// top
module top(
    input logic clk,
    input logic rst,
    output logic    RGB_G,
    output logic    RGB_R,
    output logic    RGB_B
);
Settings: LEC_CHECK=0, ABC_AREA=0, CAP_MARGIN=35, CORE_ASPECT_RATIO=0.96, CORE_MARGIN=2, CORE_UTILIZATION=28, CTS_CLUSTER_DIAMETER=60, GPL_TIMING_DRIVEN=1, HOLD_SLACK_MARGIN=0.27, MAX_ROUTING_LAYER=met5, MIN_ROUTING_LAYER=met2, PLACE_DENSITY_LB_ADDON=0.06, SETUP_SLACK_MARGIN=0.59, SLEW_MARGIN=5; clock period 10.0 ns.
run.sh (not shown) runs the stock make flow with config.mk's settings and CLKGATE_MAP_FILE=.
Then changed:
==> flow/config.mk (replaced) <==
export PLATFORM = sky130hd
export DESIGN_NAME = top
export DESIGN_NICKNAME = top
export VERILOG_FILES = /design/flow/design.v
export SDC_FILE = /design/flow/constraint.sdc
export NUM_CORES = 4
export LEC_CHECK = 0
export CAP_MARGIN = 20
export CORE_MARGIN = 2
export CORE_UTILIZATION = 65
export SLEW_MARGIN = 20
==> flow/constraint.sdc (replaced) <==
create_clock -name core_clock -period 4.44 [get_ports {clk}]
set_input_delay 0.8880 -clock core_clock [delete_from_list [all_inputs] [get_ports {clk}]]
set_output_delay 0.8880 -clock core_clock [all_outputs]
set_load 0.01 [all_outputs]
After rerunning: This time the run finished but fails on negative setup slack; global-route usage rises by 4.9 points; wire length shrinks by about a fifth; final area decreases by a few percent; total power rises by well over a third; non-clock buffer count increases by 52; register-to-register slack gets worse by 5.1 ns; sequential share of layout area rose by 0.90 points; cell count goes down by about a fifth; die size decreases by well over a third; hold slack gains 0.0050 ns.
Then changed:
--- a/flow/config.mk
+++ b/flow/config.mk
@@ -8,4 +8,5 @@
 export CAP_MARGIN = 20
 export CORE_MARGIN = 2
-export CORE_UTILIZATION = 65
+export CORE_UTILIZATION = 72
+export PLACE_DENSITY_LB_ADDON = 0.26
 export SLEW_MARGIN = 20
==> flow/constraint.sdc (replaced) <==
create_clock -name core_clock -period 4.17 [get_ports {clk}]
set_input_delay 0.8340 -clock core_clock [delete_from_list [all_inputs] [get_ports {clk}]]
set_output_delay 0.8340 -clock core_clock [all_outputs]
set_load 0.01 [all_outputs]
=> The new run finished but failed the layout checks on negative setup slack. Combinational power climbs by roughly a tenth. Non-clock buffer count climbs by 53. Routed wire length climbs by a little under a tenth. Core utilization climbs by 8.3 points. Via count climbs by a few percent. Die size drops by roughly a tenth. Sequential share of layout area drops by 0.30 points. Worst hold slack is about the same.
Then changed:
--- a/flow/config.mk
+++ b/flow/config.mk
@@ -6,7 +6,9 @@
 export NUM_CORES = 4
 export LEC_CHECK = 0
+export ABC_AREA = 0
 export CAP_MARGIN = 20
 export CORE_MARGIN = 2
-export CORE_UTILIZATION = 72
-export PLACE_DENSITY_LB_ADDON = 0.26
+export CORE_UTILIZATION = 28
+export HOLD_SLACK_MARGIN = 0.27
+export MAX_ROUTING_LAYER = met4
 export SLEW_MARGIN = 20
==> flow/constraint.sdc (replaced) <==
create_clock -name core_clock -period 10.0 [get_ports {clk}]
set_input_delay 2.0000 -clock core_clock [delete_from_list [all_inputs] [get_ports {clk}]]
set_output_delay 2.0000 -clock core_clock [all_outputs]
set_load 0.01 [all_outputs]
Outcome: With this change the flow passed the timing, DRC and antenna checks. Non-clock buffer count went down by 109. Routed wire length went down by 5.2%. Worst hold slack stays flat. Die size went up to 2.5 times its value. Synthesized cell count does not change. Utilization went down by 49 points. Clock power went down by about 56%. Sequential share of layout area barely changes. Synthesized area stays the same. Via count went down by 5.2%.
Then changed:
==> flow/config.mk (replaced) <==
export PLATFORM = sky130hd
export DESIGN_NAME = top
export DESIGN_NICKNAME = top
export VERILOG_FILES = /design/flow/design.v
export SDC_FILE = /design/flow/constraint.sdc
export NUM_CORES = 4
export LEC_CHECK = 0
export ABC_AREA = 1
export CAP_MARGIN = 5
export CELL_PAD_IN_SITES_DETAIL_PLACEMENT = 1
export CELL_PAD_IN_SITES_GLOBAL_PLACEMENT = 2
export CORE_MARGIN = 2
export CORE_UTILIZATION = 53
export CTS_CLUSTER_DIAMETER = 187
export HOLD_SLACK_MARGIN = 0.13
export PLACE_DENSITY = 0.42
export SLEW_MARGIN = 10
The changed run failed in global placement without I/O.
Die area is lower by 38%.
Synthesized cell count is higher by 44%.
Area after synthesis is higher by about 17%.
Then changed:
==> flow/config.mk (replaced) <==
export PLATFORM = sky130hd
export DESIGN_NAME = top
export DESIGN_NICKNAME = top
export VERILOG_FILES = /design/flow/design.v
export SDC_FILE = /design/flow/constraint.sdc
export NUM_CORES = 4
export LEC_CHECK = 0
export CAP_MARGIN = 20
export CORE_MARGIN = 2
export CORE_UTILIZATION = 63
export SLEW_MARGIN = 20
==> flow/constraint.sdc (replaced) <==
create_clock -name core_clock -period 4.81 [get_ports {clk}]
set_input_delay 0.9620 -clock core_clock [delete_from_list [all_inputs] [get_ports {clk}]]
set_output_delay 0.9620 -clock core_clock [all_outputs]
set_load 0.01 [all_outputs]
The new run completed with no timing, DRC or antenna violations; synthesized cell count shrinks by 31%; synthesized area shrinks by 15%; die area shrinks by 28%.

top again, from the RTL that the note above started with.
Settings: LEC_CHECK=0, CAP_MARGIN=20, CORE_MARGIN=2, CORE_UTILIZATION=72, CTS_CLUSTER_SIZE=77, PLACE_DENSITY_LB_ADDON=0.0, SETUP_SLACK_MARGIN=1.27, SLEW_MARGIN=20, TNS_END_PERCENT=95; clock period 4.39 ns.
The first run finished with negative setup slack left.
Then changed:
- ABC_AREA: unset -> 1
- CORE_UTILIZATION: 72 -> 28
- CTS_CLUSTER_SIZE: 77 -> unset
- PLACE_DENSITY_LB_ADDON: 0.0 -> unset
- SETUP_SLACK_MARGIN: 1.27 -> unset
- TNS_END_PERCENT: 95 -> unset
- clock period: 4.39 -> 10.0 ns (I/O delays scaled with it)
Now the flow finished clean; count of clock-buffer cells in the layout came out higher by 33; register-to-register slack is better by 5.8 ns; area after synthesis rises by about 17%; sequential power shrinks by 56%; utilization decreases by 58 points; non-clock buffer count fell by 241; critical path depth decreases by 11; worst setup slack gains 5.6 ns.
Then changed:
- ABC_AREA: 1 -> unset
- CORE_UTILIZATION: 28 -> 62
- CTS_CLUSTER_SIZE: unset -> 96
- clock period: 10.0 -> 7.57 ns (I/O delays scaled with it)
=>
- The changed run finished with timing, DRC and antenna clean
- clock skew is about the same
- non-clock buffer count fell by 1
- wire length came out lower by 34%
- hold slack improves by 0.015 ns
- cell count drops by 38%
- combinational power rose by about 20%
- clock-buffer cell count goes down by 7
- sequential cell count does not change
- total power increases by 25%

Setup of build 86:
Starting RTL as in the previous note.
make LEC_CHECK=0 ABC_AREA=0 CAP_MARGIN=20 CORE_ASPECT_RATIO=0.71 CORE_MARGIN=2 CORE_UTILIZATION=72 CTS_CLUSTER_DIAMETER=380 CTS_CLUSTER_SIZE=26 PLACE_DENSITY_LB_ADDON=0.02 SETUP_SLACK_MARGIN=1.23 SLEW_MARGIN=20 TNS_END_PERCENT=75 finish   # period 4.16 ns
In build 86 the implementation ran to completion but is not tape-out ready, as the final checks report negative setup slack.
## Diff of input files: build 35 against build 86
- clearing CTS_CLUSTER_DIAMETER, which used to be 380
- clearing CTS_CLUSTER_SIZE, which used to be 26
- clearing TNS_END_PERCENT, which used to be 75
- clearing CORE_ASPECT_RATIO, which used to be 0.71
- clearing ABC_AREA, which used to be 0
- swapping 1.23 for 1.46 in SETUP_SLACK_MARGIN
- swapping 4.16 for 4.94 in the clock period (ns, I/O delays scaled along)
## What came out
Build 35: routed wire length higher than build 86. Going from build 86 to build 35, layout buffer count excluding clock buffers went up by about 8%; worst hold slack across all endpoints went down by 0.0075 ns. Having completed the whole flow, build 35 delivered a layout that passed the timing, DRC and antenna checks.
Setup changes, build 35 to build 64
- SETUP_SLACK_MARGIN changed from 1.46 to 1.23
- CORE_ASPECT_RATIO newly set to 0.71
- TNS_END_PERCENT newly set to 75
- ABC_AREA newly set to 0
- CTS_CLUSTER_SIZE newly set to 97
- the clock period (ns, I/O delays scaled along) changed from 4.94 to 4.31
- From the logs: build 64 reached the end of the flow and failed the layout checks with negative setup slack.
- Non-clock buffer count is higher on build 35
- Portion of the clock cycle consumed by the worst path in the final layout, build 64 and build 35: higher on build 64
- Per the comparison of build 64 with build 35, met2 global-route usage shrank by 6.7 points, worst setup slack shows a reduction of 0.52 ns, total power divided by cell area now sits higher, number of clock buffers inserted by TritonCTS now sits lower.
- Run comparison: build 35 launching instance or port of the critical path u6.pwm_on[4]; build 64 launching instance or port of the critical path u6.pwm_on[5]
diff inputs: build 64 => build 74
- CORE_ASPECT_RATIO changed from 0.71 to 0.95
- PLACE_DENSITY_LB_ADDON removed (was 0.02)
- CORE_UTILIZATION changed from 72 to 70
- SETUP_SLACK_MARGIN changed from 1.23 to -0.3
- the clock period (ns, I/O delays scaled along) changed from 4.31 to 2.99
## What came out
- Build 74 finished all stages; however, its layout fails the closing checks, the failures being max-capacitance violations, max-slew violations, negative setup slack.
- Routed length on met1 grows by more than 10% when moving from build 64 to build 74.
- Build 74 against build 64: clock group total power went up about 54%, worst-path maximum fanout went down 5, total routing usage reported by global routing went up 4.4 points, worst setup slack went down 3.14 ns.
- As of build 74, net count reported at finish had risen by more than 10% compared to build 64.
- After detailed routing, build 64 needs less wire than build 74.

The RTL this note starts from:
==> flow/design.v <==
module pwm #(
    parameter step = 10000
)(
    input logic clk, 
    input logic rst,
    input integer duty_cycle,  
    output logic pwm_out
);
    integer pwm_on;
    localparam integer scalar = step/100;
    int pwm_count;
    logic switch;
    always_ff @(posedge clk) begin
        if (rst) begin
            pwm_on <= 0;
            pwm_count <= 0;
            switch <= 0;
        end
        else begin
        pwm_on <= duty_cycle*scalar;
        if (duty_cycle >= 99 || duty_cycle <= 1) begin
            if (duty_cycle >= 99) begin
                switch <= 0;
            end
            if (duty_cycle <= 1) begin
                switch <= 1;
            end
        end
        else begin
            if (pwm_count > pwm_on - 1) begin
                switch <= 1;
                if (pwm_count > step - 1) begin
                    pwm_count <= 0;
                    switch <= 0;
                end
                else begin
                    pwm_count <= pwm_count + 1;
                end
            end
            else begin
                pwm_count <= pwm_count + 1;
            end
        end
        end
    end
    assign pwm_out = (switch) ? 1'b1 : 1'b0;
endmodule
module ramp #(
    parameter step = 2000000,  
    parameter [0:6] steps = 7'b0011100,  
    parameter int n_steps = $bits(steps)
)(
    input logic clk,
    input logic rst,
    output int pwm_value
);
    integer stage;  
    integer count;  
    integer pwm_count;  
    localparam integer substep = step / 100;
    function automatic integer rate(input integer i);
        integer next;
        integer current;
        begin
            if (i < n_steps - 1) next = steps[i + 1] ? 100 : 0;
            else next = steps[0] ? 100 : 0;
            current = steps[i] ? 100 : 0;
            rate = (next - current) / 100;
        end
    endfunction
    integer stage_rate;
    always_comb begin
        stage_rate = 0;
        for (int i = 0; i < n_steps; i++)
            if (stage == i) stage_rate = rate(i);
    end
    always_ff @(posedge clk) begin
        if (rst) begin
            stage <= 0;
            count <= 0;
            pwm_count <= 0;
            if (steps[0]) pwm_value <= 100;
            else pwm_value <= 0;
        end
        else begin
        pwm_count <= pwm_count + 1;
        if (pwm_count == substep - 1) begin
            pwm_value <= pwm_value + stage_rate;
            pwm_count <= 0;
        end
        count <= count + 1;  
        if (count == step) begin
            count <= 0;  
            if (stage < n_steps - 1) begin
                stage <= stage + 1;
            end 
            else begin
                stage <= 0;
                if (steps[0]) pwm_value <= 100;
                else pwm_value <= 0;
            end
        end
        end
    end
endmodule
module top(
    input logic clk,
    input logic rst,
    output logic    RGB_G,
    output logic    RGB_R,
    output logic    RGB_B
);
    logic red_out;
    integer red;
    logic green_out;
    integer green;
    logic blue_out;
    integer blue;
    ramp #(
        .steps (7'b1100011)
    )
    u1 (
        .clk (clk),
        .rst (rst),
        .pwm_value (red)
    );
    ramp #(
        .steps (7'b0111000)
    )
    u2 (
            .clk (clk),
            .rst (rst),
            .pwm_value (green)
        );
    ramp #(
        .steps (7'b0001110)
    )
    u3 (
        .clk (clk),
        .rst (rst),
        .pwm_value (blue)
    );
    pwm u4 (
        .clk (clk),
        .rst (rst),
        .duty_cycle (red),
        .pwm_out (red_out)
    );
    assign RGB_R = red_out;
    pwm u5 (
        .clk (clk),
        .rst (rst),
        .duty_cycle (green),
        .pwm_out (green_out)
    );
    assign RGB_G = green_out;
    pwm u6 (
        .clk (clk),
        .rst (rst),
        .duty_cycle (blue),
        .pwm_out (blue_out)
    );
    assign RGB_B = blue_out;
endmodule
Settings: LEC_CHECK=0, ABC_AREA=0, CAP_MARGIN=20, CELL_PAD_IN_SITES_DETAIL_PLACEMENT=2, CELL_PAD_IN_SITES_GLOBAL_PLACEMENT=1, CORE_ASPECT_RATIO=0.9, CORE_MARGIN=2, CORE_UTILIZATION=15, CTS_CLUSTER_SIZE=97, GPL_TIMING_DRIVEN=0, SLEW_MARGIN=25, TNS_END_PERCENT=75; clock period 7.5 ns.
Change:
CAP_MARGIN = 30   (was 20)
CTS_CLUSTER_SIZE = 30   (was 97)
MIN_ROUTING_LAYER = met2   (was unset)
SETUP_SLACK_MARGIN = 0.26   (was unset)
SLEW_MARGIN = 5   (was 25)
Die size does not change; non-clock buffer count stays the same; maximum frequency went down by 2.7%; final area is about the same; setup slack got worse by 0.15 ns; routed wire length rises by 4.3%.
Change:
CAP_MARGIN = 20   (was 30)
CELL_PAD_IN_SITES_DETAIL_PLACEMENT = unset   (was 2)
CELL_PAD_IN_SITES_GLOBAL_PLACEMENT = unset   (was 1)
CORE_ASPECT_RATIO = 1.48   (was 0.9)
CORE_UTILIZATION = 65   (was 15)
CTS_CLUSTER_SIZE = 97   (was 30)
GPL_TIMING_DRIVEN = unset   (was 0)
MIN_ROUTING_LAYER = unset   (was met2)
SETUP_SLACK_MARGIN = unset   (was 0.26)
SLEW_MARGIN = 20   (was 5)
clock period = 3.69 ns   (was 7.5 ns; I/O delays follow)
=> Now the flow finished with setup timing left. Via count fell by 26%. Routed wire length fell by 22%. Total power rose by 74%. Non-clock buffer count rose by 402. Clock-buffer cell count fell by 30. Global-route usage rose by 14 points. Worst setup slack gets worse by 2.7 ns. Design area rose by 3.8%. Utilization rose by 63 points. Die area fell by 77%. Combinational power rose by 110%.
Change:
ABC_AREA = unset   (was 0)
CORE_ASPECT_RATIO = unset   (was 1.48)
CTS_CLUSTER_SIZE = unset   (was 97)
TNS_END_PERCENT = unset   (was 75)
clock period = 4.94 ns   (was 3.69 ns; I/O delays follow)
Outcome: The new run passed the timing, DRC and antenna checks. Wire length fell by 16%. Global-route usage decreases by 2.8 points. Clock skew goes down by 0.026 ns. Design area fell by 12%. Core utilization goes down by 9.4 points. Sequential share of layout area grows by 3.1 points. Synthesized cell count does not change. Setup slack improved by 1.0 ns. Die size is about the same. Non-clock buffer count drops by 484.
Change:
CORE_UTILIZATION = 72   (was 65)
CTS_CLUSTER_SIZE = 96   (was unset)
SETUP_SLACK_MARGIN = -0.71   (was unset)
clock period = 8.3 ns   (was 4.94 ns; I/O delays follow)
Effect:
- The changed run went through all stages and came out clean
- non-clock buffer count went down by 14
- worst hold slack degrades by 0.0049 ns
- power decreases by 42%
- fmax is lower by 8.8%
- setup slack improves by 2.9 ns
- synthesized area does not change
- clock power decreases by 43%
- design area drops by 0.94%
- critical path depth decreases by 3
- cell count goes down by 1.8%
Change:
ABC_AREA = 1   (was unset)
CTS_CLUSTER_SIZE = unset   (was 96)
PLACE_DENSITY_LB_ADDON = 0.26   (was unset)
SETUP_SLACK_MARGIN = unset   (was -0.71)
TNS_END_PERCENT = 5   (was unset)
clock period = 2.85 ns   (was 8.3 ns; I/O delays follow)
=> The new run did not get past global routing; synthesized cell count climbs by about 44%; die area is higher by about 17%; synthesized area increases by about 17%.

Starts from the design.v that is shown in full above.
Settings: LEC_CHECK=0, ABC_AREA=0, CAP_MARGIN=20, CORE_ASPECT_RATIO=1.48, CORE_MARGIN=2, CORE_UTILIZATION=72, CTS_CLUSTER_DIAMETER=43, CTS_CLUSTER_SIZE=97, PLACE_DENSITY_LB_ADDON=0.25, SETUP_SLACK_MARGIN=1.07, SLEW_MARGIN=20, TNS_END_PERCENT=75; clock period 7.04 ns.
The first run finished clean.
==> next run, changes <==
CORE_UTILIZATION = 15   (was 72)
CTS_CLUSTER_DIAMETER = default   (was 43)
PLACE_DENSITY_LB_ADDON = 0.01   (was 0.25)
SETUP_SLACK_MARGIN = 1.95   (was 1.07)
clock period = 5.77 ns   (was 7.04 ns; I/O delays follow)
=> The changed run finished clean. Clock-buffer cell count rose by 57. Cell area rose by 24%. Sequential power rose by 22%. Setup slack degrades by 0.60 ns.
==> next run, changes <==
CORE_UTILIZATION = 71   (was 15)
MAX_ROUTING_LAYER = met4   (was default)
SETUP_SLACK_MARGIN = 2.02   (was 1.95)
clock period = 7.04 ns   (was 5.77 ns; I/O delays follow)
The new run completed with no timing, DRC or antenna violations.
Final cell count fell by 35%.
Critical path depth goes down by 2.
First-iteration DRC count came out higher by 36%.
Setup slack improved by 0.98 ns.
Clock-buffer cell count shrinks by 47.
Total power goes down by 32%.
Synthesized area is unchanged.
Core utilization went up by 57 points.
==> next run, changes <==
CORE_UTILIZATION = 70   (was 71)
MAX_ROUTING_LAYER = default   (was met4)
PLACE_DENSITY_LB_ADDON = default   (was 0.01)
SETUP_SLACK_MARGIN = 0.53   (was 2.02)
clock period = 3.88 ns   (was 7.04 ns; I/O delays follow)
=> With this change the flow completed and failed the layout checks on negative setup slack; via count increases by 9.7%; final area increases by about 13%; sequential share of layout area decreases by 2.7 points; critical path depth increases by 1; wire length increases by 25%.
Power and IR drop assume default switching activity.
